--- config.mk ---
export PLATFORM = sky130hd
export DESIGN_NAME = test_wrapper
export DESIGN_NICKNAME = test_wrapper
export VERILOG_FILES = /design/flow/design.v
export SDC_FILE = /design/flow/constraint.sdc
export NUM_CORES = 4
export LEC_CHECK = 0
export ABC_AREA = 1
export CAP_MARGIN = 20
export CORE_ASPECT_RATIO = 1.26
export CORE_MARGIN = 4
export CORE_UTILIZATION = 40
export CTS_CLUSTER_DIAMETER = 63
export GPL_ROUTABILITY_DRIVEN = 1
export HOLD_SLACK_MARGIN = 0.19
export MAX_ROUTING_LAYER = met4
export SETUP_SLACK_MARGIN = 0.59
export SLEW_MARGIN = 0
export TNS_END_PERCENT = 50
--- constraint.sdc ---
create_clock -name core_clock -period 4.74 [get_ports {clk}]
set_input_delay 0.9480 -clock core_clock [delete_from_list [all_inputs] [get_ports {clk}]]
set_output_delay 0.9480 -clock core_clock [all_outputs]
set_load 0.01 [all_outputs]
--- design.v ---
module randomiser #(
	parameter WIDTH = 32
)(
	input clk,
	input reset,
	input enable,
	input  [31:0] i_initial,
	output [31:0] o
);
	reg [31:0] r;
	always @(posedge clk) begin
		if (reset)
			r <= i_initial;
		else if (enable) begin
				r[31] <= r[0];
				r[29] <= r[30] ^ r[0];
				r[25] <= r[26] ^ r[0];
				r[24] <= r[25] ^ r[0];
				r[   30] <= r[   31];
				r[28:26] <= r[29:27];
				r[23: 0] <= r[24: 1];
			end
	end
	assign o = r;
endmodule
module driver #(
	parameter WIDTH = 32
)(
	input reset,
	input clk_dut,
	input  [WIDTH-1:0] i_rand_a,
	input  [WIDTH-1:0] i_rand_b,
	input  [WIDTH-1:0] i_dut_out,
	output      [31:0] o_dut_delay,
	input              i_fselect,
	input  [WIDTH-1:0] i_fmanual_a,
	input  [WIDTH-1:0] i_fmanual_b,
	input  [WIDTH-1:0] i_fbitset_a,
	input  [WIDTH-1:0] i_fbitset_b,
	input  [WIDTH-1:0] i_fbitclr_a,
	input  [WIDTH-1:0] i_fbitclr_b,
	output [WIDTH-1:0] o_drive_dut_a,
	output [WIDTH-1:0] o_drive_dut_b,
	output [WIDTH-1:0] o_drive_mon_a,
	output [WIDTH-1:0] o_drive_mon_b
);
	localparam K = 4;
	reg [K-1:0] delay_count;
	reg [K-1:0] out_count;
	reg [  3:0] test_state;
	localparam STATE_IDLE  = 4'b0001;
	localparam STATE_READY = 4'b0010;
	localparam STATE_COUNT = 4'b0100;
	localparam STATE_DONE  = 4'b1000;
	always @(posedge clk_dut)
		if (reset)
			test_state <= STATE_IDLE;
		else case (test_state)
			STATE_IDLE : if (~|i_dut_out) test_state <= STATE_READY;
			STATE_READY: if ( &out_count) test_state <= STATE_COUNT;
			STATE_COUNT: if (~|i_dut_out) test_state <= STATE_DONE;
			STATE_DONE :                  test_state <= STATE_DONE;
			default    :                  test_state <= STATE_IDLE;
		endcase
	always @(posedge clk_dut)
		if (reset)
			delay_count <= {K{1'b1}};
		else if(test_state == STATE_COUNT)
			delay_count <= delay_count + 1'b1;
	always @(posedge clk_dut)
		if (reset)
			out_count <= {K{1'b0}};
		else if (test_state == STATE_DONE || i_fselect == 1'b1)
			out_count <= {K{1'b0}};
		else
			out_count <= out_count + 1'b1;
	reg [WIDTH-1:0] a_0;
	reg [WIDTH-1:0] b_0;
	always @(posedge clk_dut)
		if (reset) begin
			a_0 <= {WIDTH{1'b0}};
			b_0 <= {WIDTH{1'b0}};
		end
		else if (&out_count) begin
			a_0 <= {WIDTH{1'b0}};
			b_0 <= {WIDTH{1'b0}};
		end
		else begin
			a_0 <= i_rand_a;
			b_0 <= i_rand_b;
		end
	assign o_dut_delay = (test_state == STATE_DONE) ? delay_count : {32{1'b1}};
	reg [WIDTH-1:0] sa_0;
	reg [WIDTH-1:0] sb_0;
	reg [WIDTH-1:0] fa_0;
	reg [WIDTH-1:0] fb_0;
	always @(posedge clk_dut)
		if (i_fselect == 1'b0) begin
			sa_0 <= a_0 | i_fbitset_a;
			sb_0 <= b_0 | i_fbitset_b;
			fa_0 <= sa_0 & (~i_fbitclr_a);
			fb_0 <= sb_0 & (~i_fbitclr_b);
		end
		else begin
			sa_0 <= i_fmanual_a;
			sb_0 <= i_fmanual_b;
			fa_0 <= sa_0;
			fb_0 <= sb_0;
		end
	reg [WIDTH-1:0] fa_1;
	reg [WIDTH-1:0] fa_2;
	reg [WIDTH-1:0] fb_1;
	reg [WIDTH-1:0] fb_2;
	always @(posedge clk_dut) begin
		fa_1 <= fa_0;
		fa_2 <= fa_1;
		fb_1 <= fb_0;
		fb_2 <= fb_1;
	end
	assign o_drive_dut_a = fa_0;
	assign o_drive_dut_b = fb_0;
	assign o_drive_mon_a = fa_2;
	assign o_drive_mon_b = fb_2;
endmodule
module sub_mon #(
	parameter WIDTH = 32
)(
	input clk,
	input en,
	input reset,
	input      [WIDTH-1:0] i_a,
	input      [WIDTH-1:0] i_b,
	input      [WIDTH-1:0] i_dut_o,
	output reg [WIDTH-1:0] o_mon_o,
	output reg [WIDTH-1:0] o_dtm_o
);
	always @(posedge clk)
		if (!en)
			o_mon_o <= o_mon_o;
		else if (i_a[0] && i_b[0])
			o_mon_o <= i_b;
		else
			o_mon_o <= i_a + i_b;
	always @(posedge clk)
		if (en)
			o_dtm_o <= i_dut_o;
endmodule
module monitor #(
	parameter WIDTH       = 32,
	parameter NUM_SUB_MON = 2
)(
	input clk,
	input reset,
	input  [WIDTH-1:0] i_dut_ia,
	input  [WIDTH-1:0] i_dut_ib,
	input  [WIDTH-1:0] i_dut_os,
	output             o_mon_ready,
	output [WIDTH-1:0] o_diff
);
	reg [NUM_SUB_MON-1:0] dist_ctr;
	reg [NUM_SUB_MON-1:0] dist_ctr_delayed;
	always @(posedge clk) begin
		if (reset) begin
			dist_ctr        [NUM_SUB_MON-1]   <= 1'b1;
			dist_ctr        [NUM_SUB_MON-2:0] <= {(NUM_SUB_MON-1){1'b0}};
			dist_ctr_delayed[NUM_SUB_MON-1:0] <= {NUM_SUB_MON{1'b0}};
		end
		else begin
			dist_ctr              [0] <= dist_ctr[NUM_SUB_MON-1];
			dist_ctr[NUM_SUB_MON-1:1] <= dist_ctr[NUM_SUB_MON-2:0];
			dist_ctr_delayed          <= dist_ctr;
		end
	end
	reg        [WIDTH-1:0] a       [NUM_SUB_MON-1:0];
	reg        [WIDTH-1:0] b       [NUM_SUB_MON-1:0];
	reg        [WIDTH-1:0] o_dut   [NUM_SUB_MON-1:0];
	wire       [WIDTH-1:0] o_mon   [NUM_SUB_MON-1:0];
	wire       [WIDTH-1:0] o_dtm   [NUM_SUB_MON-1:0];
	reg        [WIDTH-1:0] sub_diff[NUM_SUB_MON-1:0];
	reg        [WIDTH-1:0] diff;
	wire [NUM_SUB_MON-1:0] en_sub;
	wire [NUM_SUB_MON-1:0] mat_diff[WIDTH-1:0];
	reg [1:0] ready_ctr;
	always @(posedge clk) begin
		if (reset)
			ready_ctr <= 2'b00;
		else if (dist_ctr[0])
			case (ready_ctr)
				2'b00:   ready_ctr <= 2'b01;
				2'b01:   ready_ctr <= 2'b10;
				2'b10:   ready_ctr <= 2'b11;
				2'b11:	ready_ctr <= 2'b11;
				default: ready_ctr <= 2'b00;
			endcase
	end
	assign o_mon_ready = &ready_ctr;
	assign o_diff = (&ready_ctr) ? diff : {WIDTH{1'b0}};
	genvar gi, gj;
	generate
	for (gi=0; gi<NUM_SUB_MON; gi=gi+1) begin: gen_sub_mon
		always @(posedge clk)
			if (reset) begin
				a    [gi] <= {WIDTH{1'b0}};
				b    [gi] <= {WIDTH{1'b0}};
				o_dut[gi] <= {WIDTH{1'b0}};
			end
			else if (dist_ctr[gi]) begin
				a    [gi] <= i_dut_ia;
				b    [gi] <= i_dut_ib;
				o_dut[gi] <= i_dut_os;
			end
		always @(posedge clk)
			if (reset)
				sub_diff [gi] <= {WIDTH{1'b0}};
			else if (dist_ctr[gi])
				sub_diff [gi] <= o_dtm[gi] ^ o_mon[gi];
			else
				sub_diff [gi] <= {WIDTH{1'b0}};
		assign en_sub[gi] = dist_ctr_delayed[gi];
		sub_mon #(
			.WIDTH     ( WIDTH )
		) u_sub_mon (
			.clk       ( clk         ),
			.en        ( en_sub[gi]  ),
			.reset     ( reset    ),
			.i_a       ( a    [gi] ),
			.i_b       ( b    [gi] ),
			.i_dut_o   ( o_dut[gi] ),
			.o_mon_o   ( o_mon[gi] ),
			.o_dtm_o   ( o_dtm[gi] )
		);
	end
	for (gj=0; gj<WIDTH; gj=gj+1) begin: gen_mat_outer
		for (gi=0; gi<NUM_SUB_MON; gi=gi+1) begin: gen_mat_inner
			assign mat_diff[gj][gi] = sub_diff [gi][gj];
		end
	end
	for (gj=0; gj<WIDTH; gj=gj+1) begin: gen_diff
		always @(posedge clk)
			diff[gj] <= |mat_diff[gj];
	end
	endgenerate
endmodule
module scoreboard #(
	parameter WIDTH = 32
)(
	input clk,
	input reset,
	input  i_freeze,
	input  i_mon_ready,
	input  [WIDTH-1:0] i_diff,
	output [31:0] o_data_ctr,
	output [31:0] o_error_ctr,
	output [31:0] o_maxacc,
	output [31:0] o_minacc
);
	wire enable;
	assign enable = !i_freeze && i_mon_ready;
	reg [31:0] data_ctr;
	reg [31:0] error_ctr;
	always @(posedge clk)
		if (reset) begin
			error_ctr <= {32{1'b0}};
			data_ctr  <= {32{1'b0}};
		end
		else if (enable) begin
			data_ctr <= data_ctr + 1'b1;
			if (|i_diff)
				error_ctr <= error_ctr + 1'b1;
		end
	assign o_data_ctr = data_ctr;
	assign o_error_ctr = error_ctr;
	reg [5:0] acc;
	wire [31:0] padded_diff;
	assign padded_diff = {i_diff, {32-WIDTH{1'b0}}};
	always @(posedge clk)
		casex(padded_diff)
			32'b1xxxxxxxxxxxxxxxxxxxxxxxxxxxxxxx: acc <= 6'h00;
			32'b01xxxxxxxxxxxxxxxxxxxxxxxxxxxxxx: acc <= 6'h01;
			32'b001xxxxxxxxxxxxxxxxxxxxxxxxxxxxx: acc <= 6'h02;
			32'b0001xxxxxxxxxxxxxxxxxxxxxxxxxxxx: acc <= 6'h03;
			32'b00001xxxxxxxxxxxxxxxxxxxxxxxxxxx: acc <= 6'h04;
			32'b000001xxxxxxxxxxxxxxxxxxxxxxxxxx: acc <= 6'h05;
			32'b0000001xxxxxxxxxxxxxxxxxxxxxxxxx: acc <= 6'h06;
			32'b00000001xxxxxxxxxxxxxxxxxxxxxxxx: acc <= 6'h07;
			32'b000000001xxxxxxxxxxxxxxxxxxxxxxx: acc <= 6'h08;
			32'b0000000001xxxxxxxxxxxxxxxxxxxxxx: acc <= 6'h09;
			32'b00000000001xxxxxxxxxxxxxxxxxxxxx: acc <= 6'h0a;
			32'b000000000001xxxxxxxxxxxxxxxxxxxx: acc <= 6'h0b;
			32'b0000000000001xxxxxxxxxxxxxxxxxxx: acc <= 6'h0c;
			32'b00000000000001xxxxxxxxxxxxxxxxxx: acc <= 6'h0d;
			32'b000000000000001xxxxxxxxxxxxxxxxx: acc <= 6'h0e;
			32'b0000000000000001xxxxxxxxxxxxxxxx: acc <= 6'h0f;
			32'b00000000000000001xxxxxxxxxxxxxxx: acc <= 6'h10;
			32'b000000000000000001xxxxxxxxxxxxxx: acc <= 6'h11;
			32'b0000000000000000001xxxxxxxxxxxxx: acc <= 6'h12;
			32'b00000000000000000001xxxxxxxxxxxx: acc <= 6'h13;
			32'b000000000000000000001xxxxxxxxxxx: acc <= 6'h14;
			32'b0000000000000000000001xxxxxxxxxx: acc <= 6'h15;
			32'b00000000000000000000001xxxxxxxxx: acc <= 6'h16;
			32'b000000000000000000000001xxxxxxxx: acc <= 6'h17;
			32'b0000000000000000000000001xxxxxxx: acc <= 6'h18;
			32'b00000000000000000000000001xxxxxx: acc <= 6'h19;
			32'b000000000000000000000000001xxxxx: acc <= 6'h1a;
			32'b0000000000000000000000000001xxxx: acc <= 6'h1b;
			32'b00000000000000000000000000001xxx: acc <= 6'h1c;
			32'b000000000000000000000000000001xx: acc <= 6'h1d;
			32'b0000000000000000000000000000001x: acc <= 6'h1e;
			32'b00000000000000000000000000000001: acc <= 6'h1f;
			32'b00000000000000000000000000000000: acc <= 6'h20;
			default:                              acc <= 6'h00;
		endcase
	reg [5:0] maxacc;
	reg [5:0] minacc;
	always @(posedge clk)
		if (reset) begin
			maxacc <= 6'h00;
			minacc <= 6'h20;
		end
		else if (enable) begin
			if (acc > maxacc)
				maxacc <= acc;
			if (acc < minacc)
				minacc <= acc;
		end
	assign o_maxacc = {{32-WIDTH{1'b0}}, maxacc};
	assign o_minacc = {{32-WIDTH{1'b0}}, minacc};
endmodule
module testbench #(
	parameter WIDTH = 16,
	parameter NUM_SUB_MON = 3
)(
	input clk_dut,
	input reset,
	input enable,
	input freeze,
	output [31:0] o_data_ctr,
	output [31:0] o_error_ctr,
	output [31:0] o_dut_delay,
	input              i_fselect,
	input  [WIDTH-1:0] i_fmanual_a,
	input  [WIDTH-1:0] i_fmanual_b,
	input  [WIDTH-1:0] i_fbitset_a,
	input  [WIDTH-1:0] i_fbitset_b,
	input  [WIDTH-1:0] i_fbitclr_a,
	input  [WIDTH-1:0] i_fbitclr_b,
	output [31:0] o_maxacc,
	output [31:0] o_minacc,
	output [WIDTH-1:0] o_dut_a,
	output [WIDTH-1:0] o_dut_b,
	input  [WIDTH-1:0] i_dut_out
);
	wire      [31:0] rand_a;
	wire      [31:0] rand_b;
	wire [WIDTH-1:0] drive_mon_a;
	wire [WIDTH-1:0] drive_mon_b;
	wire [WIDTH-1:0] mnt_diff;
	wire             mon_ready;
	randomiser #(
		.WIDTH      ( WIDTH      )
	) u_randomiser_a (
	  .clk         ( clk_dut    ),
	  .reset       ( reset      ),
	  .enable      ( enable     ),
	  .i_initial   (32'hCAFEF00D),
	  .o           ( rand_a     )
	);
	randomiser #(
		.WIDTH      ( WIDTH      )
	) u_randomiser_b (
	  .clk         ( clk_dut    ),
	  .reset       ( reset      ),
	  .enable      ( enable     ),
	  .i_initial   (32'hFEEDC0DE),
	  .o           ( rand_b     )
	);
	driver #(
		.WIDTH      ( WIDTH      )
	) u_driver (
		.reset      ( reset      ),
		.clk_dut    ( clk_dut    ),
		.i_rand_a   ( rand_a[WIDTH-1:0]),
		.i_rand_b   ( rand_b[WIDTH-1:0]),
		.i_dut_out  ( i_dut_out  ),
		.i_fselect    ( i_fselect  ),
		.i_fmanual_a  ( i_fmanual_a  ),
		.i_fmanual_b  ( i_fmanual_b  ),
		.i_fbitset_a  ( i_fbitset_a  ),
		.i_fbitset_b  ( i_fbitset_b  ),
		.i_fbitclr_a  ( i_fbitclr_a  ),
		.i_fbitclr_b  ( i_fbitclr_b  ),
		.o_dut_delay   ( o_dut_delay ),
		.o_drive_dut_a ( o_dut_a     ),
		.o_drive_dut_b ( o_dut_b     ),
		.o_drive_mon_a ( drive_mon_a ),
		.o_drive_mon_b ( drive_mon_b )
	);
	monitor #(
		.WIDTH      ( WIDTH      ),
		.NUM_SUB_MON( NUM_SUB_MON)
	) u_monitor (
		.clk        ( clk_dut    ),
		.reset      ( reset      ),
		.i_dut_ia   ( drive_mon_a),
		.i_dut_ib   ( drive_mon_b),
		.i_dut_os   ( i_dut_out  ),
		.o_mon_ready( mon_ready  ),
		.o_diff     ( mnt_diff   )
	);
	scoreboard #(
		.WIDTH      ( WIDTH      )
	) u_scoreboard (
		.clk        ( clk_dut    ),
		.reset      ( reset      ),
		.i_freeze   ( freeze     ),
		.i_mon_ready( mon_ready  ),
		.i_diff     ( mnt_diff   ),
		.o_error_ctr( o_error_ctr),
		.o_data_ctr ( o_data_ctr ),
		.o_maxacc   ( o_maxacc   ),
		.o_minacc   ( o_minacc   )
	);
endmodule
module test_wrapper #(
	parameter SYS_VERSION = 41,
	parameter WIDTH = 16,
	parameter NUM_SUB_MON = 3
)(
	input clk,
	input reset,
	input       [5:0] slave_address,
	input             slave_read,
	input             slave_write,
	input      [31:0] slave_writedata,
	output reg [31:0] slave_readdata,
	output [WIDTH-1:0] dut_a,
	output [WIDTH-1:0] dut_b,
	input  [WIDTH-1:0] dut_out
);
	reg  [31:0] d_hpc_ctrl;
	wire [31:0] o_hpc_datctr;
	wire [31:0] o_hpc_errctr;
	wire [31:0] o_hpc_sysver;
	wire [31:0] o_hpc_dutdelay;
	reg  [31:0] i_hpc_fselect;
	reg  [31:0] i_hpc_fmanual_a;
	reg  [31:0] i_hpc_fmanual_b;
	reg  [31:0] i_hpc_fbitset_a;
	reg  [31:0] i_hpc_fbitset_b;
	reg  [31:0] i_hpc_fbitclr_a;
	reg  [31:0] i_hpc_fbitclr_b;
	reg  [31:0] o_hpc_maxacc;
	reg  [31:0] o_hpc_minacc;
	localparam D_CTRL_ADDR     = 6'h00;
	localparam O_SYSVER_ADDR   = 6'h04;
	localparam I_FSELECT_ADDR    = 6'h10;
	localparam I_FMANUAL_A_ADDR  = 6'h14;
	localparam I_FMANUAL_B_ADDR  = 6'h18;
	localparam I_FBITSET_A_ADDR  = 6'h1C;
	localparam I_FBITSET_B_ADDR  = 6'h20;
	localparam I_FBITCLR_A_ADDR  = 6'h24;
	localparam I_FBITCLR_B_ADDR  = 6'h28;
	localparam O_DUTDELAY_ADDR   = 6'h2C;
	localparam O_DATCTR_ADDR   = 6'h30;
	localparam O_ERRCTR_ADDR   = 6'h34;
	localparam O_MAXACC_ADDR   = 6'h38;
	localparam O_MINACC_ADDR   = 6'h3C;
	wire writing = ~slave_read && slave_write;
	wire reading = slave_read && ~slave_write;
	always @(posedge clk) begin
		case (slave_address)
			D_CTRL_ADDR:
				if (writing)
					d_hpc_ctrl <= slave_writedata;
				else if (reading)
					slave_readdata <= d_hpc_ctrl;
			O_DATCTR_ADDR:
				if (reading)
					slave_readdata <= o_hpc_datctr;
			O_ERRCTR_ADDR:
				if (reading)
					slave_readdata <= o_hpc_errctr;
			O_SYSVER_ADDR:
				if (reading)
					slave_readdata <= o_hpc_sysver;
			O_DUTDELAY_ADDR:
				if (reading)
					slave_readdata <= o_hpc_dutdelay;
			O_MAXACC_ADDR:
				if (reading)
					slave_readdata <= o_hpc_maxacc;
			O_MINACC_ADDR:
				if (reading)
					slave_readdata <= o_hpc_minacc;
			I_FSELECT_ADDR:
				if (writing)
					i_hpc_fselect <= slave_writedata;
			I_FMANUAL_A_ADDR:
				if (writing)
					i_hpc_fmanual_a <= slave_writedata;
			I_FMANUAL_B_ADDR:
				if (writing)
					i_hpc_fmanual_b <= slave_writedata;
			I_FBITSET_A_ADDR:
				if (writing)
					i_hpc_fbitset_a <= slave_writedata;
			I_FBITSET_B_ADDR:
				if (writing)
					i_hpc_fbitset_b <= slave_writedata;
			I_FBITCLR_A_ADDR:
				if (writing)
					i_hpc_fbitclr_a <= slave_writedata;
			I_FBITCLR_B_ADDR:
				if (writing)
					i_hpc_fbitclr_b <= slave_writedata;
		endcase
	end
	assign o_hpc_sysver = SYS_VERSION;
	testbench #(
		.WIDTH      ( WIDTH      ),
		.NUM_SUB_MON( NUM_SUB_MON)
	) u_testbench (
		.clk_dut    ( clk        ),
		.reset      ( d_hpc_ctrl[0] ),
		.enable     ( d_hpc_ctrl[1] ),
		.freeze     ( d_hpc_ctrl[2] ),
		.o_data_ctr ( o_hpc_datctr  ),
		.o_error_ctr( o_hpc_errctr  ),
		.o_dut_delay( o_hpc_dutdelay),
		.i_fselect    ( i_hpc_fselect[0] ),
		.i_fmanual_a  ( i_hpc_fmanual_a[WIDTH-1:0] ),
		.i_fmanual_b  ( i_hpc_fmanual_b[WIDTH-1:0] ),
		.i_fbitset_a  ( i_hpc_fbitset_a[WIDTH-1:0] ),
		.i_fbitset_b  ( i_hpc_fbitset_b[WIDTH-1:0] ),
		.i_fbitclr_a  ( i_hpc_fbitclr_a[WIDTH-1:0] ),
		.i_fbitclr_b  ( i_hpc_fbitclr_b[WIDTH-1:0] ),
		.o_maxacc   ( o_hpc_maxacc  ),
		.o_minacc   ( o_hpc_minacc  ),
		.o_dut_a    ( dut_a      ),
		.o_dut_b    ( dut_b      ),
		.i_dut_out  ( dut_out    )
	);
endmodule
--- run.sh ---
#!/bin/bash
# the make line also repeats each setting of config.mk as NAME=value (left out here)
make -C /OpenROAD-flow-scripts/flow DESIGN_CONFIG=/design/flow/config.mk WORK_HOME=/design/flow/orfs CLKGATE_MAP_FILE= finish
==> flow_metrics.py, run 1 <==
# Physical implementation metrics
metrics = {
    "outcome": {
        "outcome": "no timing/DRC/antenna violations",
    },
    "pwr": {
        "combPwrFrac": 0.014,
        "p_total_w": 0.0137,
        "pwr-share-clk": 0.477,
        "powerDensity_nw_per_um2": 384,
        "comb-power_w": 0.000189,
        "p_seq_w": 0.00699,
        "internal_power_w": 0.0108,
        "pg_clk_w": 0.00653,
        "p_sw_frac": 0.209,
        "seqPwrFrac": 0.510,
        "peakVddDrop_mv": 0.257,
        "power-top-group": "sequential cells",
        "switchingPower_w": 0.00287,
        "power.leakage_nw": 14.8,
    },
    "sta": {
        "fin_skew_ns": 0.0229,
        "max_freq_ghz": 0.332,
        "post-route-min-period_ns": 3.01,
        "max_slew_margin": 0.302,
        "tns_ns": 0,
        "hold_viol": 0,
        "setup_viol": 0,
        "grt_setup_unrepaired": "false",
        "timing.final.crit_share": 0.635,
        "final_max_slew_viol_count": 0,
        "worstMarginPinSlew_ns": 1.05,
        "fin_ws_ns": 1.73,
        "whs_ns": 0.312,
    },
    "clocking": {
        "ctsHoldBuffers": 0,
        "clk_pin_slew_worst_paths_ns": 0.06,
        "clockBufferDepth": 3,
        "cts_tree": "done",
        "cts_inserted_buffers": 81,
        "clk_latency_ns": 0.64,
        "cts_resized": 0,
        "cts.sinks": 786,
        "cts.htree.levels": 3,
        "cts_root_buf": "clkbuf_16",
        "cts_setup_buffers": 0,
    },
    "floorplan": {
        "core_area_um2": 75800,
        "die_area_um2": 81300,
        "ioPinCount": 122,
        "rows": 113,
        "fp_util": 0.405,
        "die_height_um": 319,
        "fp.dieW_um": 255,
    },
    "setup_path": {
        "required_ns": 5.01,
        "path_delay_family": "buffers and inverters",
        "crit_chain": "clkdlybuf4s50_1 -> nor2_1 -> nand3_1 -> nor2_1 -> nor2_2 -> buf_4 -> a31oi_4 -> buf_4",
        "arrival_ns": 3.28,
        "ff2ff_setup_slack_ns": 1.98,
        "endpoint": "slave_readdata[29]$_DFFE_PP_",
        "cp_slowest_cell": "nor2_1",
        "path_max_fanout": 33,
        "critPathMaxStageDelay_ns": 0.50,
        "crit_buf_inv": 3,
        "cp.depth": 8,
        "timing.rr.start": "u_testbench.u_monitor.a[2][0]$_SDFFE_PP0P_",
        "worstRegToRegCells": 9,
        "startpoint": "slave_address[1]",
        "start_kind": "primary input",
        "crit_type": "in2reg",
        "worstSetupEndpointType": "flop",
    },
    "yosys": {
        "synth_area_per_cell_um2": 8.86,
        "ff_type": "dfxtp_1",
        "ys_ff": 786,
        "ys_sh_aoi": 0.0828,
        "area_leaders": "dfxtp_1 (35%), edfxtp_1 (25%), nand2_1 (9.0%)",
        "async_flop_share": 0,
        "yosys_area_um2": 30700,
        "netlist_area_um2": 30700,
        "synthCells": 3463,
        "yosys.area_share.simple": 0.225,
        "most_common_cell": "nand2_1",
        "yosys_cells": 3463,
        "common_cells": "nand2_1 (739), nor2_1 (532), dfxtp_1 (529)",
        "top_logic_kind": "simple AND/OR/NAND/NOR gates",
        "fp_nets": 3576,
        "ys_sh_mux": 0,
        "xor_share": 0.0217,
        "top_area_frac": 0.345,
        "synth-edff-count": 257,
        "top_area_cell": "dfxtp_1",
        "ys_types": 42,
        "ys_warn_count": 14,
        "yosysSeqAreaShare": 0.596,
        "adder_share": 0.0224,
    },
    "routing": {
        "routed_wl_um": 81200,
        "drtIter0Drc": 1819,
        "remaining_drc_errors": 0,
        "drt-pass1-iter-count": 5,
        "vias_per_cell": 4.96,
        "wl_per_cell_um": 17.6,
        "vias": 22900,
        "antenna_left": 0,
    },
    "placed_design": {
        "pre_cts_ws_ns": 1.14,
        "dpl.hpwl_um": 54800,
        "io_buffer_count": 120,
        "gp_congestion": 0.901,
        "placedCellCount": 4458,
    },
    "worst_hold_path": {
        "min_to": "u_testbench.u_driver.fa_2[10]$_DFF_P_",
        "worstHoldPathCells": 0,
        "hold_path.class": "reg2reg",
        "worstHoldStart": "u_testbench.u_driver.fa_1[10]$_DFF_P_",
    },
    "global_route": {
        "grt_pass1_vias": 21700,
        "antenna_found_initial": 2,
        "grt_pass1_wl_um": 125000,
        "grt_max_degree": 138,
        "grt_overflow": 0,
        "grt.total_usage": 0.203,
    },
    "cells_and_area": {
        "instances_no_fill": 4610,
        "syn_to_final_growth_pct": 16.2,
        "final_nets": 3678,
    },
    "job": {
        "cap_violations": 0,
        "warnings": 30,
    },
}
==> routing by layer <==
layer,share of wire,global-route usage,vias to the layer above
li1,-,-,11500
met1,0.43,0.255,10600
met2,0.48,0.333,541
met3,0.047,0.0294,143
met4,0.038,0.0790,0
met5,0,-,-
==> stage by stage <==
stage,util,area (µm²)
5_1_grt,0.471,35700
2_1_floorplan,-,30700
6_report,0.471,35700
3_5_place_dp,0.434,32900
3_3_place_gp,0.434,32900
4_1_cts,0.470,35600
==> layout make-up <==
class | count | area [µm²]
Clock inverter | 39 | 492
Tap cell | 977 | 1220
Inverter | 279 | 1050
Multi-Input combinational cell | 2264 | 10800
Antenna cell | 2 | 5.00
Sequential cell | 786 | 18300
Clock buffer | 110 | 2270
Timing Repair Buffer | 153 | 1480
Fill cell | 7208 | 40100
==> run 2: changes to the inputs <==
Settings changed: CELL_PAD_IN_SITES_GLOBAL_PLACEMENT set to 2, CORE_ASPECT_RATIO 1.26 to unset, CORE_MARGIN 4 to 2, CTS_CLUSTER_DIAMETER 63 to unset, GPL_ROUTABILITY_DRIVEN 1 to unset, HOLD_SLACK_MARGIN 0.19 to unset, PLACE_DENSITY_LB_ADDON set to 0.23, SETUP_SLACK_MARGIN 0.59 to unset, SLEW_MARGIN 0 to 20, TNS_END_PERCENT 50 to unset.
Clock period 4.74 ns to 2.34 ns, I/O delays scaled along.
==> run 2 against run 1 <==
Combinational power is 110% higher. Via count is 1.8% higher. Power is 110% higher. Critical endpoint is now dut_a[13]. Routed wire length is 9.4% higher. Critical path type is now reg2out. Clock power is 120% higher. Utilization is 0.79 points higher. Register-to-register slack worse by 1.8 ns.
==> flow_metrics.py, run 2 <==
# Physical implementation metrics
metrics = {
    "sta": {
        "setup_viol": 0,
        "whs_ns": 0.327,
        "timing.final.crit_share": 0.943,
        "worstMarginPinSlew_ns": 0.998,
        "tns_ns": 0,
        "final_max_slew_viol_count": 0,
        "post-route-min-period_ns": 2.21,
        "max_freq_ghz": 0.453,
        "hold_viol": 0,
        "max_slew_margin": 0.335,
        "grt_setup_unrepaired": "false",
        "fin_skew_ns": 0.0449,
    },
    "cells_and_area": {
        "flop_area_um2": 18300,
        "fillCellCount": 7162,
        "syn_to_final_growth_pct": 18.4,
        "final_nets": 3706,
        "combGateArea_um2": 10800,
    },
    "pwr": {
        "comb-power_w": 0.000406,
        "powerDensity_nw_per_um2": 789,
        "internal_power_w": 0.0226,
        "combPwrFrac": 0.014,
        "power.leakage_nw": 15.1,
        "p_sw_frac": 0.211,
        "power-top-group": "sequential cells",
        "pwr-share-clk": 0.492,
        "switchingPower_w": 0.00604,
        "seqPwrFrac": 0.494,
        "peakVddDrop_mv": 0.508,
        "pg_clk_w": 0.0141,
        "p_seq_w": 0.0142,
    },
    "floorplan": {
        "die_area_um2": 79000,
        "die_height_um": 281,
        "rows": 101,
        "fp_util": 0.404,
        "fp.dieW_um": 281,
        "core_area_um2": 75900,
        "ioPinCount": 122,
    },
    "routing": {
        "routed_wl_um": 88800,
        "vias_per_cell": 4.95,
        "vias": 23300,
        "drtIter0Drc": 1579,
        "drt-pass1-iter-count": 5,
        "wl_per_cell_um": 18.9,
        "remaining_drc_errors": 0,
        "antenna_left": 0,
    },
    "yosys": {
        "yosys_area_um2": 30700,
        "ys_types": 42,
        "synth_area_per_cell_um2": 8.86,
        "xor_share": 0.0217,
        "ys_ff": 786,
        "fp_nets": 3576,
        "ff_type": "dfxtp_1",
        "yosysSeqAreaShare": 0.596,
        "ys_sh_mux": 0,
        "top_area_frac": 0.345,
        "ys_warn_count": 14,
        "synthCells": 3463,
        "ys_sh_aoi": 0.0828,
        "yosys_cells": 3463,
        "async_flop_share": 0,
        "synth-edff-count": 257,
        "top_area_cell": "dfxtp_1",
        "area_leaders": "dfxtp_1 (35%), edfxtp_1 (25%), nand2_1 (9.0%)",
        "top_logic_kind": "simple AND/OR/NAND/NOR gates",
        "adder_share": 0.0224,
        "netlist_area_um2": 30700,
        "most_common_cell": "nand2_1",
        "yosys.area_share.simple": 0.225,
        "common_cells": "nand2_1 (739), nor2_1 (532), dfxtp_1 (529)",
    },
    "clocking": {
        "cts.sinks": 786,
        "cts.htree.levels": 3,
        "cts_resized": 0,
        "clk_pin_slew_worst_paths_ns": 0.06,
        "clk_latency_ns": 0.66,
        "ctsHoldBuffers": 0,
        "cts_root_buf": "clkbuf_16",
        "cts_setup_buffers": 0,
        "clockBufferDepth": 3,
        "cts_tree": "done",
        "cts_inserted_buffers": 85,
    },
    "setup_path": {
        "required_ns": 1.87,
        "critPathMaxStageDelay_ns": 0.60,
        "cp.depth": 1,
        "startpoint": "u_testbench.u_driver.fa_0[13]$_DFF_P_",
        "path_delay_family": "buffers and inverters",
        "path_max_fanout": 2,
        "ff2ff_setup_slack_ns": 0.22,
        "endpoint": "dut_a[13]",
        "start_kind": "flop",
        "worstRegToRegCells": 9,
        "crit_buf_inv": 1,
        "timing.rr.start": "u_testbench.u_monitor.ready_ctr[0]$_SDFFE_PP0P_",
        "arrival_ns": 1.74,
        "crit_type": "reg2out",
        "crit_chain": "clkdlybuf4s50_1",
        "rr_endpoint": "u_testbench.u_scoreboard.error_ctr[21]$_SDFFE_PP0P_",
        "cp_slowest_cell": "clkdlybuf4s50_1",
        "worstSetupEndpointType": "primary output",
    },
    "placed_design": {
        "io_buffer_count": 120,
        "gp_congestion": 0.878,
        "dpl.hpwl_um": 63000,
    },
    "job": {
        "cap_violations": 0,
        "warnings": 30,
    },
    "global_route": {
        "grt_overflow": 0,
        "grt_pass1_wl_um": 135000,
        "grt_max_degree": 122,
        "grt.total_usage": 0.233,
        "grt_pass1_vias": 22600,
        "antenna_found_initial": 2,
    },
    "worst_hold_path": {
        "worstHoldPathCells": 0,
        "worstHoldStart": "u_testbench.u_driver.fa_1[7]$_DFF_P_",
        "min_to": "u_testbench.u_driver.fa_2[7]$_DFF_P_",
        "hold_path.class": "reg2reg",
    },
    "outcome": {
        "outcome": "no timing/DRC/antenna violations",
    },
}
run 2: per-stage QoR:
| step | instances | worst slack, ns | utilization | instance area (µm²) | power (W) |
|---|---|---|---|---|---|
| after floorplan | 3463 | 0.0108 | - | 30700 | 0.0146 |
| after global placement | 4536 | -0.0601 | 0.439 | 33300 | 0.0149 |
| after detailed placement | 4536 | -0.0661 | 0.439 | 33300 | 0.0149 |
| after CTS | 4696 | 0.119 | 0.478 | 36300 | 0.0289 |
| after global routing | 4698 | 0.0533 | 0.478 | 36300 | 0.0295 |
| final | 4699 | 0.134 | 0.479 | 36300 | 0.0287 |
run 2: cell type report:
type / count / share of cell area
Antenna cell: 3 / 0.000207
Clock buffer: 117 / 0.0684
Clock inverter: 43 / 0.0150
Multi-Input combinational cell: 2264 / 0.298
Inverter: 279 / 0.0290
Timing Repair Buffer: 177 / 0.0500
Tap cell: 1030 / 0.0355
Sequential cell: 786 / 0.504
run 2: routing by layer:
layer / GRT usage / share of wire
met5: - / 0
met4: 0.0813 / 0.034
met3: 0.0355 / 0.045
met2: 0.377 / 0.47
met1: 0.297 / 0.45
==> run 3: changes to the inputs <==
Settings changed: ABC_AREA 1 to unset, CAP_MARGIN 20 to 30, CELL_PAD_IN_SITES_GLOBAL_PLACEMENT 2 to 0, CORE_ASPECT_RATIO set to 1.0, CORE_UTILIZATION 40 to 72, CTS_CLUSTER_DIAMETER set to 317, CTS_CLUSTER_SIZE set to 22, GPL_TIMING_DRIVEN set to 1, MAX_ROUTING_LAYER met4 to unset, PLACE_DENSITY set to 0.7, PLACE_DENSITY_LB_ADDON 0.23 to unset, SETUP_SLACK_MARGIN set to -0.18, SLEW_MARGIN 20 to 25, TNS_END_PERCENT set to 5.
Clock period 2.34 ns to 1.69 ns, I/O delays scaled along.
==> run 3 against run 2 <==
Now fails the layout checks on setup timing. Worst hold slack lost 0.026 ns. Sequential share of layout area grew 1.8 points. Global-route usage grew 14 points. Clock power shrank 23%.
==> flow_metrics.py, run 3 <==
# Physical implementation metrics
metrics = {
    "placed_design": {
        "dpl.hpwl_um": 50500,
        "gp_congestion": 0.940,
        "detailed_place.area_um2": 33100,
        "io_buffer_count": 120,
    },
    "floorplan": {
        "rows": 73,
        "fp_util": 0.725,
        "die_height_um": 204,
        "ioPinCount": 122,
        "core_area_um2": 39500,
        "die_area_um2": 41400,
        "fp.dieW_um": 204,
    },
    "outcome": {
        "outcome": "finished with violations",
        "violatedChecks": "setup timing",
    },
    "yosys": {
        "async_flop_share": 0,
        "ys_sh_aoi": 0.0784,
        "ys_ff": 786,
        "common_cells": "dfxtp_1 (529), nor2_1 (381), edfxtp_1 (257)",
        "ys_types": 67,
        "area_leaders": "dfxtp_1 (37%), edfxtp_1 (27%), mux2i_1 (6.1%)",
        "yosys_cells": 2466,
        "top_area_cell": "dfxtp_1",
        "ff_type": "dfxtp_1",
        "netlist_area_um2": 28700,
        "synthCells": 2466,
        "synth_area_per_cell_um2": 11.6,
        "ys_sh_mux": 0.0608,
        "top_area_frac": 0.370,
        "yosys_area_um2": 28700,
        "synth-edff-count": 257,
        "most_common_cell": "dfxtp_1",
        "xor_share": 0.0434,
        "fp_nets": 2579,
        "adder_share": 0.0240,
        "top_logic_kind": "simple AND/OR/NAND/NOR gates",
        "ys_warn_count": 14,
        "yosysSeqAreaShare": 0.639,
        "yosys.area_share.simple": 0.136,
    },
    "cells_and_area": {
        "combGateArea_um2": 10600,
        "syn_to_final_growth_pct": 22.9,
        "final_nets": 2996,
        "fillCellCount": 1640,
        "flop_area_um2": 18400,
        "postLayoutCellArea_um2": 35200,
    },
    "pwr": {
        "power.leakage_nw": 14.2,
        "p_sw_frac": 0.211,
        "combPwrFrac": 0.020,
        "peakVddDrop_mv": 1.17,
        "internal_power_w": 0.0245,
        "seqPwrFrac": 0.630,
        "p_seq_w": 0.0196,
        "switchingPower_w": 0.00655,
        "pg_clk_w": 0.0109,
        "comb-power_w": 0.000616,
        "pwr-share-clk": 0.351,
        "p_total_w": 0.0311,
        "power-top-group": "sequential cells",
        "powerDensity_nw_per_um2": 882,
    },
    "sta": {
        "whs_ns": 0.301,
        "max_freq_ghz": 0.425,
        "fin_skew_ns": 0.0517,
        "grt_setup_unrepaired": "true",
        "final_max_slew_viol_count": 0,
        "worstMarginPinSlew_ns": 0.689,
        "hold_viol": 0,
        "post-route-min-period_ns": 2.35,
        "fin_ws_ns": -0.664,
        "max_slew_margin": 0.541,
        "timing.final.crit_share": 1.39,
        "setup_viol": 128,
    },
    "routing": {
        "top_layer": "met4",
        "routed_wl_um": 81500,
        "dr_wl_met3_um": 6490,
        "remaining_drc_errors": 0,
        "vias": 21500,
        "wl_per_cell_um": 23.7,
        "antenna_left": 0,
        "vias_per_cell": 6.24,
        "drtIter0Drc": 2184,
        "wl_met1_um": 28800,
        "wl_met2_um": 41400,
        "drt-pass1-iter-count": 8,
    },
    "setup_path": {
        "crit_type": "reg2reg",
        "crit_chain": "ha_4 -> or3_4 -> o22a_4 -> a41o_4 -> a211oi_2 -> o21bai_1 -> xnor2_1 -> o21ai_1",
        "crit_buf_inv": 0,
        "path_max_fanout": 5,
        "critPathMaxStageDelay_ns": 0.40,
        "arrival_ns": 2.71,
        "cp_slowest_cell": "or3_4",
        "path_delay_family": "AND-OR/OR-AND gates",
        "worstRegToRegCells": 8,
        "ff2ff_setup_slack_ns": -0.66,
        "timing.rr.start": "u_testbench.u_monitor.b[2][3]$_SDFFE_PP0P_",
        "start_kind": "flop",
        "cp.depth": 8,
        "startpoint": "u_testbench.u_monitor.b[2][3]$_SDFFE_PP0P_",
        "required_ns": 2.05,
        "worstSetupEndpointType": "flop",
    },
    "job": {
        "warnings": 33,
        "cap_violations": 0,
    },
    "clocking": {
        "clk_latency_ns": 0.63,
        "ctsHoldBuffers": 0,
        "cts_tree": "done",
        "clk_pin_slew_worst_paths_ns": 0.10,
        "clockBufferDepth": 3,
        "cts.sinks": 786,
        "cts.htree.levels": 2,
        "cts_inserted_buffers": 41,
        "cts_root_buf": "clkbuf_16",
    },
    "global_route": {
        "grt.total_usage": 0.374,
        "grt_overflow": 0,
        "grt_max_degree": 92,
        "antenna_found_initial": 1,
        "grt_pass1_wl_um": 118000,
        "grt_pass1_vias": 21600,
    },
    "worst_hold_path": {
        "worstHoldStart": "slave_writedata[23]",
        "worstHoldPathCells": 1,
        "min_to": "d_hpc_ctrl[23]$_DFFE_PP_",
        "hold_path.class": "in2reg",
    },
}
## run 3: what timing repair did
item / 4_1_cts / 5_1_grt
hold endpoints to repair: 0 / 0
setup buffers: 10 / 4
pin swaps: 62 / 41
endpoints found under the setup margin: 128 / 115
gates resized: 140 / 86
## run 3: stage by stage
stage	utilization	std cells	setup slack [ns]	TNS [ns]
final	0.890	3440	-0.664	-31.34
after global routing	0.890	3439	-0.691	-41.26
after CTS	0.880	3435	-0.529	-29.88
after detailed placement	0.837	3353	-0.716	-130.21
after global placement	0.837	3353	-0.645	-123.07
after floorplan	-	2466	-0.548	-90.36
## run 3: final cells by class
class | instances | area share
repair buffers | 485 | 0.121
clock inverters | 4 | 0.00252
clock buffers | 70 | 0.0322
multi-input cells | 1536 | 0.301
diodes | 1 | 0.0000711
inverters | 33 | 0.00352
flip-flops and latches | 786 | 0.521
well taps | 525 | 0.0187
## run 3: metal layers
| layer | global-route usage | vias to the layer above |
|---|---|---|
| li1 | - | 9414 |
| met1 | 0.443 | 10500 |
| met2 | 0.660 | 1215 |
| met3 | 0.0548 | 349 |
| met4 | 0.199 | 0 |
| met5 | 0 | - |
==> run 4: changes to the inputs <==
Settings changed: ABC_AREA set to 1, CAP_MARGIN 30 to 20, CELL_PAD_IN_SITES_GLOBAL_PLACEMENT 0 to unset, CORE_ASPECT_RATIO 1.0 to unset, CORE_MARGIN 2 to 4, CORE_UTILIZATION 72 to 40, CTS_CLUSTER_DIAMETER 317 to unset, CTS_CLUSTER_SIZE 22 to unset, GPL_ROUTABILITY_DRIVEN set to 1, GPL_TIMING_DRIVEN 1 to unset, HOLD_SLACK_MARGIN set to 0.19, MAX_ROUTING_LAYER set to met5, PLACE_DENSITY 0.7 to unset, SETUP_SLACK_MARGIN -0.18 to 0.59, SLEW_MARGIN 25 to 0, TNS_END_PERCENT 5 to 50.
Clock period 1.69 ns to 4.74 ns, I/O delays scaled along.
==> run 4 against run 3 <==
The run now finishes clean. Critical path type is now in2reg. Clock skew is 0.022 ns lower. Die area increased by 96%. Sequential power is 64% lower. Worst hold slack better by 0.014 ns. Power is 56% lower. Non-clock buffer count fell by 336. Setup slack better by 2.2 ns. Sequential share of layout area fell by 0.83 points.
==> flow_metrics.py, run 4 <==
# Physical implementation metrics
metrics = {
    "setup_path": {
        "crit_chain": "clkdlybuf4s50_1 -> nor2_1 -> nand3_1 -> nor2_1 -> nor2_2 -> buf_4 -> a31oi_4 -> buf_4",
        "endpoint": "slave_readdata[18]$_DFFE_PP_",
        "worstSetupEndpointType": "flop",
        "cp_slowest_cell": "nor2_1",
        "arrival_ns": 3.45,
        "crit_buf_inv": 3,
        "worstRegToRegCells": 8,
        "path_max_fanout": 33,
        "critPathMaxStageDelay_ns": 0.44,
        "path_delay_family": "simple AND/OR/NAND/NOR gates",
        "cp.depth": 8,
        "startpoint": "slave_address[1]",
        "ff2ff_setup_slack_ns": 1.95,
        "required_ns": 5.02,
        "timing.rr.start": "u_testbench.u_monitor.a[2][0]$_SDFFE_PP0P_",
        "start_kind": "primary input",
        "crit_type": "in2reg",
    },
    "pwr": {
        "powerDensity_nw_per_um2": 381,
        "peakVddDrop_mv": 0.288,
        "comb-power_w": 0.000192,
        "seqPwrFrac": 0.513,
        "pg_clk_w": 0.00643,
        "pwr-share-clk": 0.473,
        "combPwrFrac": 0.014,
        "power.leakage_nw": 14.8,
        "internal_power_w": 0.0108,
        "p_sw_frac": 0.206,
        "switchingPower_w": 0.00280,
        "p_seq_w": 0.00699,
        "p_total_w": 0.0136,
        "power-top-group": "sequential cells",
    },
    "sta": {
        "hold_viol": 0,
        "grt_setup_unrepaired": "false",
        "tns_ns": 0,
        "max_slew_margin": 0.292,
        "timing.final.crit_share": 0.667,
        "max_freq_ghz": 0.316,
        "post-route-min-period_ns": 3.16,
        "final_max_slew_viol_count": 0,
        "worstMarginPinSlew_ns": 1.06,
        "whs_ns": 0.315,
        "fin_skew_ns": 0.0301,
        "setup_viol": 0,
    },
    "yosys": {
        "async_flop_share": 0,
        "most_common_cell": "nand2_1",
        "top_area_frac": 0.345,
        "synth_area_per_cell_um2": 8.86,
        "ys_types": 42,
        "ys_ff": 786,
        "adder_share": 0.0224,
        "yosys_area_um2": 30700,
        "ys_sh_mux": 0,
        "top_logic_kind": "simple AND/OR/NAND/NOR gates",
        "xor_share": 0.0217,
        "ys_sh_aoi": 0.0828,
        "yosysSeqAreaShare": 0.596,
        "area_leaders": "dfxtp_1 (35%), edfxtp_1 (25%), nand2_1 (9.0%)",
        "netlist_area_um2": 30700,
        "top_area_cell": "dfxtp_1",
        "common_cells": "nand2_1 (739), nor2_1 (532), dfxtp_1 (529)",
        "synthCells": 3463,
        "fp_nets": 3576,
        "ys_warn_count": 14,
        "yosys_cells": 3463,
        "ff_type": "dfxtp_1",
        "synth-edff-count": 257,
        "yosys.area_share.simple": 0.225,
    },
    "cells_and_area": {
        "syn_to_final_growth_pct": 16.2,
        "final_nets": 3676,
        "fillCellCount": 7185,
    },
    "routing": {
        "wl_per_cell_um": 17.2,
        "routed_wl_um": 80100,
        "vias": 23000,
        "remaining_drc_errors": 0,
        "antenna_left": 0,
        "drtIter0Drc": 1986,
        "vias_per_cell": 4.93,
        "drt-pass1-iter-count": 5,
    },
    "placed_design": {
        "dpl.hpwl_um": 54600,
        "io_buffer_count": 120,
        "gp_congestion": 0.856,
    },
    "outcome": {
        "outcome": "no timing/DRC/antenna violations",
    },
    "clocking": {
        "clockBufferDepth": 3,
        "cts.sinks": 786,
        "cts_root_buf": "clkbuf_16",
        "ctsHoldBuffers": 0,
        "clk_latency_ns": 0.63,
        "clk_pin_slew_worst_paths_ns": 0.06,
        "cts.htree.levels": 3,
        "cts_tree": "done",
        "cts_resized": 0,
        "cts_inserted_buffers": 83,
        "cts_setup_buffers": 0,
    },
    "global_route": {
        "grt_max_degree": 106,
        "grt.total_usage": 0.194,
        "grt_overflow": 0,
        "antenna_found_initial": 7,
        "grt_pass1_vias": 21300,
        "grt_pass1_wl_um": 124000,
    },
    "floorplan": {
        "core_area_um2": 75900,
        "fp.dieW_um": 285,
        "die_area_um2": 81200,
        "ioPinCount": 122,
        "fp_util": 0.404,
        "rows": 101,
        "die_height_um": 285,
    },
    "job": {
        "warnings": 30,
        "cap_violations": 0,
    },
    "worst_hold_path": {
        "min_to": "u_testbench.u_driver.fb_2[15]$_DFF_P_",
        "worstHoldStart": "u_testbench.u_driver.fb_1[15]$_DFF_P_",
        "worstHoldPathCells": 0,
        "hold_path.class": "reg2reg",
    },
}
-- run 4: final cells by class --
type,count,area [µm²],area share
repair buffers,149,1420,0.0398
multi-input cells,2264,10800,0.304
inverters,279,1050,0.0295
flip-flops and latches,786,18300,0.513
diodes,5,12.5,0.000351
clock buffers,120,2430,0.0681
well taps,1030,1290,0.0361
clock inverters,34,335,0.00940
-- run 4: metal layers --
layer	global-route usage	wire length, µm	vias up	part of all wire
met4	0.0524	1860	4	0.023
met3	0.0285	4210	110	0.052
met1	0.279	37900	10800	0.47
met5	0	30	-	0.00037
met2	0.307	36200	553	0.45
li1	-	-	11600	-
-- run 4: stage by stage --
step,utilization,std cells,worst slack (ns),instance area [µm²]
final,0.470,4667,1.58,35700
after global routing,0.470,4665,1.44,35700
after CTS,0.470,4662,1.63,35700
after detailed placement,0.433,4508,0.968,32900
after global placement,0.433,4508,0.972,32900
after floorplan,-,3463,0.722,30700
==> run 5: changes to the inputs <==
Settings changed: ABC_AREA 1 to unset, CELL_PAD_IN_SITES_DETAIL_PLACEMENT set to 0, CORE_MARGIN 4 to 2, CORE_UTILIZATION 40 to 22, CTS_CLUSTER_DIAMETER set to 112, CTS_CLUSTER_SIZE set to 18, HOLD_SLACK_MARGIN 0.19 to 0.16, MAX_ROUTING_LAYER met5 to unset, PLACE_DENSITY_LB_ADDON set to 0.25, SETUP_SLACK_MARGIN 0.59 to unset, SLEW_MARGIN 0 to 20, TNS_END_PERCENT 50 to unset.
Clock period 4.74 ns to 3.34 ns, I/O delays scaled along.
==> run 5 against run 4 <==
Power up 20%. Largest cell class unchanged. Sequential share of layout area up 3.3 points. Still clean on timing, DRC and antenna. Non-clock buffer count up 10. Setup slack worse by 1.1 ns. Final area down 6.1%. Combinational power up 33%. Register-to-register slack worse by 1.4 ns. Critical path depth unchanged.
==> flow_metrics.py, run 5 <==
# Physical implementation metrics
metrics = {
    "setup_path": {
        "cp.depth": 8,
        "startpoint": "u_testbench.u_monitor.a[0][2]$_SDFFE_PP0P_",
        "required_ns": 3.74,
        "ff2ff_setup_slack_ns": 0.52,
        "crit_buf_inv": 0,
        "worstRegToRegCells": 8,
        "crit_chain": "ha_1 -> a21oi_1 -> a21oi_1 -> or3_1 -> a31oi_1 -> o211ai_1 -> xnor2_1 -> o21ai_0",
        "path_delay_family": "AND-OR/OR-AND gates",
        "critPathMaxStageDelay_ns": 0.42,
        "path_max_fanout": 4,
        "start_kind": "flop",
        "crit_type": "reg2reg",
        "timing.rr.start": "u_testbench.u_monitor.a[0][2]$_SDFFE_PP0P_",
        "cp_common_cell": "a21oi_1",
        "worstSetupEndpointType": "flop",
        "cp_slowest_cell": "a31oi_1",
        "arrival_ns": 3.22,
    },
    "yosys": {
        "ff_type": "dfxtp_1",
        "yosys_area_um2": 28700,
        "top_area_cell": "dfxtp_1",
        "synth_area_per_cell_um2": 11.6,
        "synthCells": 2466,
        "top_area_frac": 0.370,
        "ys_ff": 786,
        "ys_sh_aoi": 0.0784,
        "ys_warn_count": 14,
        "async_flop_share": 0,
        "ys_types": 67,
        "yosys_cells": 2466,
        "synth-edff-count": 257,
        "yosysSeqAreaShare": 0.639,
        "xor_share": 0.0434,
        "area_leaders": "dfxtp_1 (37%), edfxtp_1 (27%), mux2i_1 (6.1%)",
        "common_cells": "dfxtp_1 (529), nor2_1 (381), edfxtp_1 (257)",
        "adder_share": 0.0240,
        "most_common_cell": "dfxtp_1",
        "fp_nets": 2579,
        "netlist_area_um2": 28700,
        "ys_sh_mux": 0.0608,
        "yosys.area_share.simple": 0.136,
        "top_logic_kind": "simple AND/OR/NAND/NOR gates",
    },
    "sta": {
        "final_max_slew_viol_count": 0,
        "worstMarginPinSlew_ns": 1.15,
        "max_slew_margin": 0.227,
        "hold_viol": 0,
        "grt_setup_unrepaired": "false",
        "tns_ns": 0,
        "setup_viol": 0,
        "fin_skew_ns": 0.0650,
        "post-route-min-period_ns": 2.82,
        "max_freq_ghz": 0.355,
        "timing.final.crit_share": 0.843,
    },
    "clocking": {
        "cts_root_buf": "clkbuf_16",
        "cts.sinks": 786,
        "cts_resized": 0,
        "cts_inserted_buffers": 50,
        "cts.htree.levels": 2,
        "clk_latency_ns": 0.66,
        "cts_tree": "done",
        "clk_pin_slew_worst_paths_ns": 0.09,
        "ctsHoldBuffers": 0,
        "clockBufferDepth": 3,
        "cts_setup_buffers": 0,
    },
    "pwr": {
        "internal_power_w": 0.0129,
        "comb-power_w": 0.000255,
        "pwr-share-clk": 0.379,
        "p_seq_w": 0.00989,
        "peakVddDrop_mv": 0.365,
        "switchingPower_w": 0.00345,
        "pg_clk_w": 0.00619,
        "seqPwrFrac": 0.605,
        "power-top-group": "sequential cells",
        "p_sw_frac": 0.211,
        "power.leakage_nw": 12.3,
        "combPwrFrac": 0.016,
        "powerDensity_nw_per_um2": 487,
    },
    "routing": {
        "routed_wl_um": 74700,
        "drtIter0Drc": 1073,
        "wl_per_cell_um": 17.2,
        "vias": 17700,
        "antenna_left": 0,
        "remaining_drc_errors": 0,
        "vias_per_cell": 4.06,
        "drt-pass1-iter-count": 5,
    },
    "job": {
        "warnings": 36,
        "cap_violations": 0,
    },
    "worst_hold_path": {
        "hold_path.class": "reg2reg",
        "worstHoldPathCells": 0,
        "min_to": "u_testbench.u_driver.fb_2[11]$_DFF_P_",
        "worstHoldStart": "u_testbench.u_driver.fb_1[11]$_DFF_P_",
    },
    "placed_design": {
        "dpl.hpwl_um": 51600,
        "io_buffer_count": 120,
        "gp_congestion": 0.774,
    },
    "cells_and_area": {
        "utilization": 0.259,
        "final_nets": 2679,
        "syn_to_final_growth_pct": 17.0,
    },
    "floorplan": {
        "die_height_um": 365,
        "fp_util": 0.222,
        "core_area_um2": 129000,
        "die_area_um2": 133000,
        "fp.dieW_um": 365,
        "rows": 132,
        "ioPinCount": 122,
    },
    "global_route": {
        "grt_pass1_wl_um": 111000,
        "grt_pass1_vias": 17100,
        "grt.total_usage": 0.112,
        "grt_overflow": 0,
        "antenna_found_initial": 7,
        "grt_max_degree": 139,
    },
    "outcome": {
        "outcome": "no timing/DRC/antenna violations",
    },
}
## run 5: cell type report
type,count,area [µm²]
inverters,33,124
repair buffers,159,1560
diodes,1,2.50
clock inverters,4,82.6
multi-input cells,1536,9850
well taps,1742,2180
flip-flops and latches,786,18300
fillers,13500,95800
clock buffers,86,1410
## run 5: stage by stage
| stage | instance area (µm²) | total power [W] | hold slack [ns] | cells | setup slack (ns) |
|---|---|---|---|---|---|
| CTS | 33500 | 0.0166 | 0.330 | 4346 | 0.559 |
| floorplan | 28700 | 0.0102 | 0.310 | 2466 | 0.224 |
| global route | 33500 | 0.0170 | 0.333 | 4346 | 0.409 |
| finish | 33500 | 0.0163 | 0.320 | 4347 | 0.524 |
| global placement | 32000 | 0.0104 | 0.311 | 4256 | 0.388 |
| detailed placement | 32000 | 0.0104 | 0.312 | 4256 | 0.392 |
## run 5: metal layers
metal | share of wire | global-route usage | vias to the layer above
met2 | 0.43 | 0.171 | 294
met1 | 0.50 | 0.164 | 8480
li1 | - | - | 8804
met5 | 0.00021 | 0 | -
met3 | 0.046 | 0.0177 | 74
met4 | 0.017 | 0.0244 | 4
==> run 6: changes to the inputs <==
Settings changed: CELL_PAD_IN_SITES_DETAIL_PLACEMENT 0 to unset, CELL_PAD_IN_SITES_GLOBAL_PLACEMENT set to 3, CORE_ASPECT_RATIO set to 0.68, CORE_MARGIN 2 to 5, CORE_UTILIZATION 22 to 40, CTS_CLUSTER_DIAMETER 112 to unset, CTS_CLUSTER_SIZE 18 to 22, GPL_ROUTABILITY_DRIVEN 1 to 0, GPL_TIMING_DRIVEN set to 1, HOLD_SLACK_MARGIN 0.16 to 0.28, MAX_ROUTING_LAYER set to met4, MIN_ROUTING_LAYER set to met1, PLACE_DENSITY_LB_ADDON 0.25 to 0.1, SETUP_SLACK_MARGIN set to 1.0, SLEW_MARGIN 20 to 0, TNS_END_PERCENT set to 85.
Clock period 3.34 ns to 3.91 ns, I/O delays scaled along.
==> run 6 against run 5 <==
Synthesized cell count stayed put. Die area is 42% lower. Routed wire length is 2.0% higher. Critical path depth stayed put. Register-to-register slack better by 0.60 ns. Combinational power is 16% lower.
==> flow_metrics.py, run 6 <==
# Physical implementation metrics
metrics = {
    "outcome": {
        "outcome": "no timing/DRC/antenna violations",
    },
    "floorplan": {
        "ioPinCount": 122,
        "rows": 80,
        "fp.dieW_um": 335,
        "core_area_um2": 70600,
        "die_height_um": 231,
        "die_area_um2": 77200,
        "fp_util": 0.406,
    },
    "sta": {
        "worstMarginPinSlew_ns": 1.07,
        "grt_setup_unrepaired": "true",
        "max_freq_ghz": 0.359,
        "fin_skew_ns": 0.0165,
        "max_slew_margin": 0.287,
        "tns_ns": 0,
        "whs_ns": 0.321,
        "hold_viol": 0,
        "timing.final.crit_share": 0.713,
        "setup_viol": 0,
        "final_max_slew_viol_count": 0,
        "post-route-min-period_ns": 2.79,
    },
    "placed_design": {
        "dpl.hpwl_um": 54300,
        "io_buffer_count": 120,
    },
    "pwr": {
        "p_seq_w": 0.00846,
        "comb-power_w": 0.000214,
        "power.leakage_nw": 12.8,
        "peakVddDrop_mv": 0.269,
        "internal_power_w": 0.0126,
        "p_total_w": 0.0158,
        "switchingPower_w": 0.00324,
        "powerDensity_nw_per_um2": 474,
        "power-top-group": "sequential cells",
        "combPwrFrac": 0.014,
        "p_sw_frac": 0.205,
        "pg_clk_w": 0.00714,
        "pwr-share-clk": 0.451,
        "seqPwrFrac": 0.535,
    },
    "cells_and_area": {
        "fillCellCount": 6408,
        "flop_area_um2": 18300,
        "syn_to_final_growth_pct": 16.5,
        "combGateArea_um2": 9850,
        "final_nets": 2699,
    },
    "clocking": {
        "cts_root_buf": "clkbuf_16",
        "clk_pin_slew_worst_paths_ns": 0.06,
        "cts_tree": "done",
        "clockBufferDepth": 3,
        "cts_inserted_buffers": 76,
        "clk_latency_ns": 0.62,
        "cts_setup_buffers": 0,
        "cts.sinks": 786,
        "cts.htree.levels": 3,
    },
    "worst_hold_path": {
        "min_to": "u_testbench.u_driver.fb_2[7]$_DFF_P_",
        "worstHoldStart": "u_testbench.u_driver.fb_1[7]$_DFF_P_",
        "worstHoldPathCells": 0,
        "hold_path.class": "reg2reg",
    },
    "global_route": {
        "grt_pass1_wl_um": 113000,
        "grt_pass1_vias": 17300,
        "grt.total_usage": 0.200,
        "grt_overflow": 0,
        "grt_max_degree": 189,
        "antenna_found_initial": 5,
    },
    "setup_path": {
        "crit_chain": "ha_1 -> a21oi_1 -> a21oi_1 -> or3_1 -> a31oi_1 -> o211ai_1 -> xnor2_1 -> o21ai_1",
        "required_ns": 4.32,
        "start_kind": "flop",
        "worstSetupEndpointType": "flop",
        "cp.depth": 8,
        "worstRegToRegCells": 8,
        "critPathMaxStageDelay_ns": 0.43,
        "cp_slowest_cell": "or3_1",
        "startpoint": "u_testbench.u_monitor.a[0][2]$_SDFFE_PP0P_",
        "crit_buf_inv": 0,
        "path_delay_family": "AND-OR/OR-AND gates",
        "crit_type": "reg2reg",
        "ff2ff_setup_slack_ns": 1.12,
        "path_max_fanout": 4,
        "cp_common_cell": "a21oi_1",
        "arrival_ns": 3.19,
        "timing.rr.start": "u_testbench.u_monitor.a[0][2]$_SDFFE_PP0P_",
    },
    "routing": {
        "vias_per_cell": 5.10,
        "routed_wl_um": 76200,
        "drtIter0Drc": 1505,
        "drt-pass1-iter-count": 6,
        "vias": 18300,
        "antenna_left": 0,
        "wl_per_cell_um": 21.2,
        "remaining_drc_errors": 0,
    },
    "yosys": {
        "synthCells": 2466,
        "yosysSeqAreaShare": 0.639,
        "ys_sh_aoi": 0.0784,
        "top_area_frac": 0.370,
        "top_area_cell": "dfxtp_1",
        "async_flop_share": 0,
        "adder_share": 0.0240,
        "yosys_cells": 2466,
        "netlist_area_um2": 28700,
        "common_cells": "dfxtp_1 (529), nor2_1 (381), edfxtp_1 (257)",
        "area_leaders": "dfxtp_1 (37%), edfxtp_1 (27%), mux2i_1 (6.1%)",
        "top_logic_kind": "simple AND/OR/NAND/NOR gates",
        "most_common_cell": "dfxtp_1",
        "ys_sh_mux": 0.0608,
        "yosys_area_um2": 28700,
        "ys_warn_count": 14,
        "ys_types": 67,
        "ys_ff": 786,
        "yosys.area_share.simple": 0.136,
        "xor_share": 0.0434,
        "fp_nets": 2579,
        "ff_type": "dfxtp_1",
        "synth-edff-count": 257,
        "synth_area_per_cell_um2": 11.6,
    },
    "job": {
        "warnings": 32,
        "cap_violations": 0,
    },
}
[run 6: metrics by stage]
stage,setup WS [ns],instances,util,cell area (µm²)
after global placement,0.782,3451,0.439,30900
after global routing,0.966,3592,0.473,33400
after floorplan,1.06,2466,-,28700
after detailed placement,0.816,3451,0.439,30900
final,1.12,3594,0.473,33400
after CTS,0.962,3592,0.473,33400
[run 6: area by class of cell]
type                    instances  area share
inverters                      33     0.00371
flip-flops and latches        786       0.549
clock inverters                24     0.00529
multi-input cells            1536       0.295
repair buffers                153      0.0445
diodes                          2    0.000150
clock buffers                 117      0.0671
well taps                     943      0.0353
[run 6: what timing repair did]
item | 4_1_cts | 5_1_grt
gates cloned | 0 | 0
resized | 1 | 2
hold buffers | 0 | 0
setup endpoints to repair | 2 | 3
[run 6: per-layer routing]
layer | up-vias | share of wire | global-route usage
met5 | - | 0 | -
met3 | 85 | 0.057 | 0.0373
met1 | 8953 | 0.55 | 0.329
met2 | 440 | 0.37 | 0.249
li1 | 8853 | - | -
met4 | 0 | 0.015 | 0.0384
==> run 7: changes to the inputs <==
Settings changed: CELL_PAD_IN_SITES_GLOBAL_PLACEMENT 3 to 2, CORE_ASPECT_RATIO 0.68 to unset, CORE_MARGIN 5 to 2, CTS_CLUSTER_SIZE 22 to unset, GPL_ROUTABILITY_DRIVEN 0 to unset, GPL_TIMING_DRIVEN 1 to unset, HOLD_SLACK_MARGIN 0.28 to unset, MIN_ROUTING_LAYER met1 to unset, PLACE_DENSITY_LB_ADDON 0.1 to unset, SETUP_SLACK_MARGIN 1.0 to unset, SLEW_MARGIN 0 to 20, TNS_END_PERCENT 85 to unset.
Clock period 3.91 ns to 2.97 ns, I/O delays scaled along.
==> run 7 against run 6 <==
Utilization rose by 0.56 points. Routed wire length shrank 5.9%. Count of clock-buffer cells in the layout grew 10. Synthesized cell count unchanged. Clock skew rose by 0.0066 ns. Setup slack worse by 0.84 ns. Sequential power grew 31%. Worst hold slack improved by 0.0037 ns. Final cell count increased by 1.2%. Maximum frequency is 3.7% higher. Flip-flop count unchanged. Largest cell class unchanged. Largest power group unchanged. Highest routed layer unchanged.
==> flow_metrics.py, run 7 <==
# Physical implementation metrics
metrics = {
    "worst_hold_path": {
        "min_to": "u_testbench.u_driver.fa_2[9]$_DFF_P_",
        "worstHoldStart": "u_testbench.u_driver.fa_1[9]$_DFF_P_",
        "hold_path.class": "reg2reg",
        "worstHoldPathCells": 0,
    },
    "routing": {
        "dr_wl_met3_um": 2660,
        "drt-pass1-iter-count": 6,
        "remaining_drc_errors": 0,
        "antenna_left": 0,
        "vias_per_cell": 4.96,
        "top_layer": "met4",
        "vias": 18000,
        "wl_met2_um": 33900,
        "wl_met1_um": 33100,
        "wl_per_cell_um": 19.7,
    },
    "sta": {
        "max_freq_ghz": 0.372,
        "tns_ns": 0,
        "fin_ws_ns": 0.281,
        "fin_skew_ns": 0.0231,
        "hold_viol": 0,
        "grt_setup_unrepaired": "false",
        "worstMarginPinSlew_ns": 1.04,
        "setup_viol": 0,
        "final_max_slew_viol_count": 0,
        "timing.final.crit_share": 0.905,
    },
    "clocking": {
        "cts_inserted_buffers": 84,
        "cts_resized": 0,
        "cts.htree.levels": 3,
        "cts.sinks": 786,
        "cts_root_buf": "clkbuf_16",
        "clockBufferDepth": 3,
        "clk_latency_ns": 0.64,
        "cts_setup_buffers": 0,
        "clk_pin_slew_worst_paths_ns": 0.06,
    },
    "setup_path": {
        "crit_chain": "ha_1 -> a21oi_1 -> a21oi_1 -> or3_1 -> a31oi_1 -> xnor2_1 -> o21ai_0",
        "critPathMaxStageDelay_ns": 0.41,
        "cp_slowest_cell": "o21ai_0",
        "start_kind": "flop",
        "cp.depth": 7,
        "required_ns": 3.33,
        "ff2ff_setup_slack_ns": 0.28,
        "worstRegToRegCells": 7,
        "path_delay_family": "AND-OR/OR-AND gates",
        "timing.rr.start": "u_testbench.u_monitor.a[0][2]$_SDFFE_PP0P_",
        "worstSetupEndpointType": "flop",
        "crit_buf_inv": 0,
        "startpoint": "u_testbench.u_monitor.a[0][2]$_SDFFE_PP0P_",
        "path_max_fanout": 4,
        "arrival_ns": 3.05,
        "crit_type": "reg2reg",
    },
    "global_route": {
        "grt_pass1_vias": 17800,
        "grt_overflow": 0,
        "grt_pass1_wl_um": 108000,
        "grt.total_usage": 0.200,
        "antenna_found_initial": 4,
    },
    "yosys": {
        "synth_area_per_cell_um2": 11.6,
        "ys_sh_aoi": 0.0784,
        "synth-edff-count": 257,
        "async_flop_share": 0,
        "yosys_area_um2": 28700,
        "common_cells": "dfxtp_1 (529), nor2_1 (381), edfxtp_1 (257)",
        "top_area_cell": "dfxtp_1",
        "fp_nets": 2579,
        "area_leaders": "dfxtp_1 (37%), edfxtp_1 (27%), mux2i_1 (6.1%)",
        "yosys.area_share.simple": 0.136,
        "yosys_cells": 2466,
        "ys_sh_mux": 0.0608,
        "ys_ff": 786,
        "adder_share": 0.0240,
        "ys_types": 67,
        "netlist_area_um2": 28700,
        "most_common_cell": "dfxtp_1",
        "top_area_frac": 0.370,
        "ff_type": "dfxtp_1",
        "xor_share": 0.0434,
    },
    "cells_and_area": {
        "utilization": 0.479,
        "postLayoutCellArea_um2": 34100,
        "combGateArea_um2": 9840,
        "flop_area_um2": 18300,
        "instances_no_fill": 3636,
        "syn_to_final_growth_pct": 19.0,
        "fillCellCount": 6442,
    },
    "placed_design": {
        "dpl.hpwl_um": 49800,
        "detailed_place.area_um2": 31200,
        "placedCellCount": 3475,
        "pre_cts_ws_ns": 0.224,
        "gp_congestion": 0.807,
    },
    "pwr": {
        "pwr-share-clk": 0.481,
        "p_seq_w": 0.0111,
        "pg_clk_w": 0.0106,
        "power.leakage_nw": 13.1,
        "p_sw_frac": 0.203,
        "powerDensity_nw_per_um2": 646,
        "peakVddDrop_mv": 0.523,
        "combPwrFrac": 0.013,
        "internal_power_w": 0.0176,
        "seqPwrFrac": 0.506,
    },
    "outcome": {
        "outcome": "no timing/DRC/antenna violations",
    },
    "floorplan": {
        "rows": 98,
        "fp_util": 0.402,
        "die_height_um": 272,
        "ioPinCount": 122,
    },
    "job": {
        "warnings": 32,
    },
}
## run 7: area by class of cell
class                   instances  area share
flip-flops and latches        786       0.537
multi-input cells            1536       0.289
clock buffers                 127      0.0736
repair buffers                170      0.0517
well taps                     950      0.0349
clock inverters                30      0.0102
inverters                      33     0.00363
diodes                          4    0.000294
## run 7: through the flow
step,hold WS [ns],total power [W]
floorplan,0.310,0.0115
global placement,0.313,0.0117
detailed placement,0.312,0.0117
CTS,0.327,0.0224
global route,0.332,0.0228
finish,0.325,0.0220
## run 7: per-layer routing
layer | up-vias | GRT usage
met5 | - | -
li1 | 8918 | -
met3 | 107 | 0.0292
met4 | 0 | 0.0635
met2 | 314 | 0.325
met1 | 8693 | 0.258
Power figures rest on the tool's default switching activity, not on a simulated workload.
